## processor
module processor
(
	input wire clk_i,
	input wire rst_i,
	input wire stall_i,
	output wire [31:0] addr_o,
	input wire [31:0] data_i,
	output wire [31:0] data_o,
	output wire [3:0] data_w_o,
	output wire [2:0] data_mode_o,
	input wire [7:0] extio_in,
	output wire [7:0] extio_out
);
	wire stall_cpu; wire mwait_cpu; wire irq_cpu; wire irq_ack_cpu; wire exception_cpu; wire data_b_cpu; wire data_h_cpu; wire data_access_cpu;
	wire [31:0] irq_vector_cpu; wire [31:0] inst_addr_cpu; wire [31:0] inst_in_cpu; wire [31:0] data_addr_cpu; wire [31:0] data_in_cpu; wire [31:0] data_out_cpu;
	wire [3:0] data_w_cpu;
	assign data_mode_o = {data_b_cpu,data_h_cpu,data_access_cpu};
	datapath core
	(
		.clock(clk_i),
		.reset(rst_i),
		.stall(stall_cpu),
		.mwait(mwait_cpu),
		.irq_vector(irq_vector_cpu),
		.irq(irq_cpu),
		.irq_ack(irq_ack_cpu),
		.exception(exception_cpu),
		.inst_addr(inst_addr_cpu),
		.inst_in(inst_in_cpu),
		.data_addr(data_addr_cpu),
		.data_in(data_in_cpu),
		.data_out(data_out_cpu),
		.data_w(data_w_cpu),
		.data_b(data_b_cpu),
		.data_h(data_h_cpu),
		.data_access(data_access_cpu)
	);
	interrupt_controller int_control
	(
		.clock(clk_i),
		.reset(rst_i),
		.stall(stall_i),
		.stall_cpu(stall_cpu),
		.mwait_cpu(mwait_cpu),
		.irq_vector_cpu(irq_vector_cpu),
		.irq_cpu(irq_cpu),
		.irq_ack_cpu(irq_ack_cpu),
		.exception_cpu(exception_cpu),
		.inst_addr_cpu(inst_addr_cpu),
		.inst_in_cpu(inst_in_cpu),
		.data_addr_cpu(data_addr_cpu),
		.data_in_cpu(data_in_cpu),
		.data_out_cpu(data_out_cpu),
		.data_w_cpu(data_w_cpu),
		.data_access_cpu(data_access_cpu),
		.addr_mem(addr_o),
		.data_read_mem(data_i),
		.data_write_mem(data_o),
		.data_we_mem(data_w_o),
		.extio_in(extio_in),
		.extio_out(extio_out)
	);
endmodule
Settings: LEC_CHECK=0, ABC_AREA=1, CAP_MARGIN=25, CELL_PAD_IN_SITES_GLOBAL_PLACEMENT=2, CORE_MARGIN=6, CORE_UTILIZATION=40, CTS_CLUSTER_DIAMETER=113, GPL_TIMING_DRIVEN=1, MAX_ROUTING_LAYER=met4, MIN_ROUTING_LAYER=met2, SETUP_SLACK_MARGIN=-0.52, SLEW_MARGIN=40; clock period 7.0 ns.
run.sh (not shown) runs the stock make flow with config.mk's settings and CLKGATE_MAP_FILE=.
The first run died in 5_1_grt (GRT-0116).
Edit:
CAP_MARGIN = 15   (was 25)
CELL_PAD_IN_SITES_DETAIL_PLACEMENT = 2   (was default)
CELL_PAD_IN_SITES_GLOBAL_PLACEMENT = 1   (was 2)
CORE_MARGIN = 2   (was 6)
CTS_CLUSTER_DIAMETER = default   (was 113)
GPL_TIMING_DRIVEN = default   (was 1)
MIN_ROUTING_LAYER = default   (was met2)
SETUP_SLACK_MARGIN = default   (was -0.52)
SLEW_MARGIN = 20   (was 40)
clock period = 12.0 ns   (was 7.0 ns; I/O delays follow)
Outcome:
- The new run ran to the end with no violations
- die size shrinks by about 4%
- area after synthesis is unchanged
- synthesized cell count is unchanged
Edit:
ABC_AREA = default   (was 1)
CAP_MARGIN = 20   (was 15)
CELL_PAD_IN_SITES_DETAIL_PLACEMENT = default   (was 2)
CELL_PAD_IN_SITES_GLOBAL_PLACEMENT = default   (was 1)
CORE_UTILIZATION = 66   (was 40)
clock period = 8.4 ns   (was 12.0 ns; I/O delays follow)
The new run failed in 5_1_grt; area after synthesis goes down by 2.4%; synthesized cell count goes down by 34%; die size goes down by 40%.
Edit:
CORE_UTILIZATION = 40   (was 66)
MAX_ROUTING_LAYER = default   (was met4)
clock period = 12.0 ns   (was 8.4 ns; I/O delays follow)
=> This time the run passed the timing, design-rule and antenna checks. Synthesized area is unchanged. Die size rises by about 64%. Synthesized cell count stays the same.
Edit:
ABC_AREA = 1   (was default)
CAP_MARGIN = 15   (was 20)
CELL_PAD_IN_SITES_DETAIL_PLACEMENT = 1   (was default)
CELL_PAD_IN_SITES_GLOBAL_PLACEMENT = 1   (was default)
CORE_ASPECT_RATIO = 0.77   (was default)
CORE_UTILIZATION = 38   (was 40)
GPL_ROUTABILITY_DRIVEN = 0   (was default)
GPL_TIMING_DRIVEN = 0   (was default)
HOLD_SLACK_MARGIN = 0.09   (was default)
MAX_ROUTING_LAYER = met4   (was default)
TNS_END_PERCENT = 90   (was default)
The changed run finished with negative setup slack left.
Core utilization drops by 1.4 points.
Wire length climbs by 39%.
Count of clock-buffer cells in the layout climbs by 13.
Total power climbs by 86%.
Sequential share of layout area drops by 1.7 points.
Sequential power climbs by about 5%.
Edit:
CAP_MARGIN = 20   (was 15)
CELL_PAD_IN_SITES_DETAIL_PLACEMENT = default   (was 1)
CORE_ASPECT_RATIO = default   (was 0.77)
CORE_UTILIZATION = 40   (was 38)
GPL_ROUTABILITY_DRIVEN = default   (was 0)
GPL_TIMING_DRIVEN = default   (was 0)
HOLD_SLACK_MARGIN = default   (was 0.09)
TNS_END_PERCENT = default   (was 90)
Effect: Now the flow produced a clean layout; power came out lower by roughly a tenth; clock skew goes up by 0.015 ns; setup slack improves by 0.42 ns; non-clock buffer count came out lower by 345; global-route usage goes down by 9.4 points; via count shrinks by roughly a tenth; final area shrinks by a few percent; die area is lower by a few percent; utilization goes up by 0.51 points.
No activity file was given, so power comes from the tool's default toggle rates.
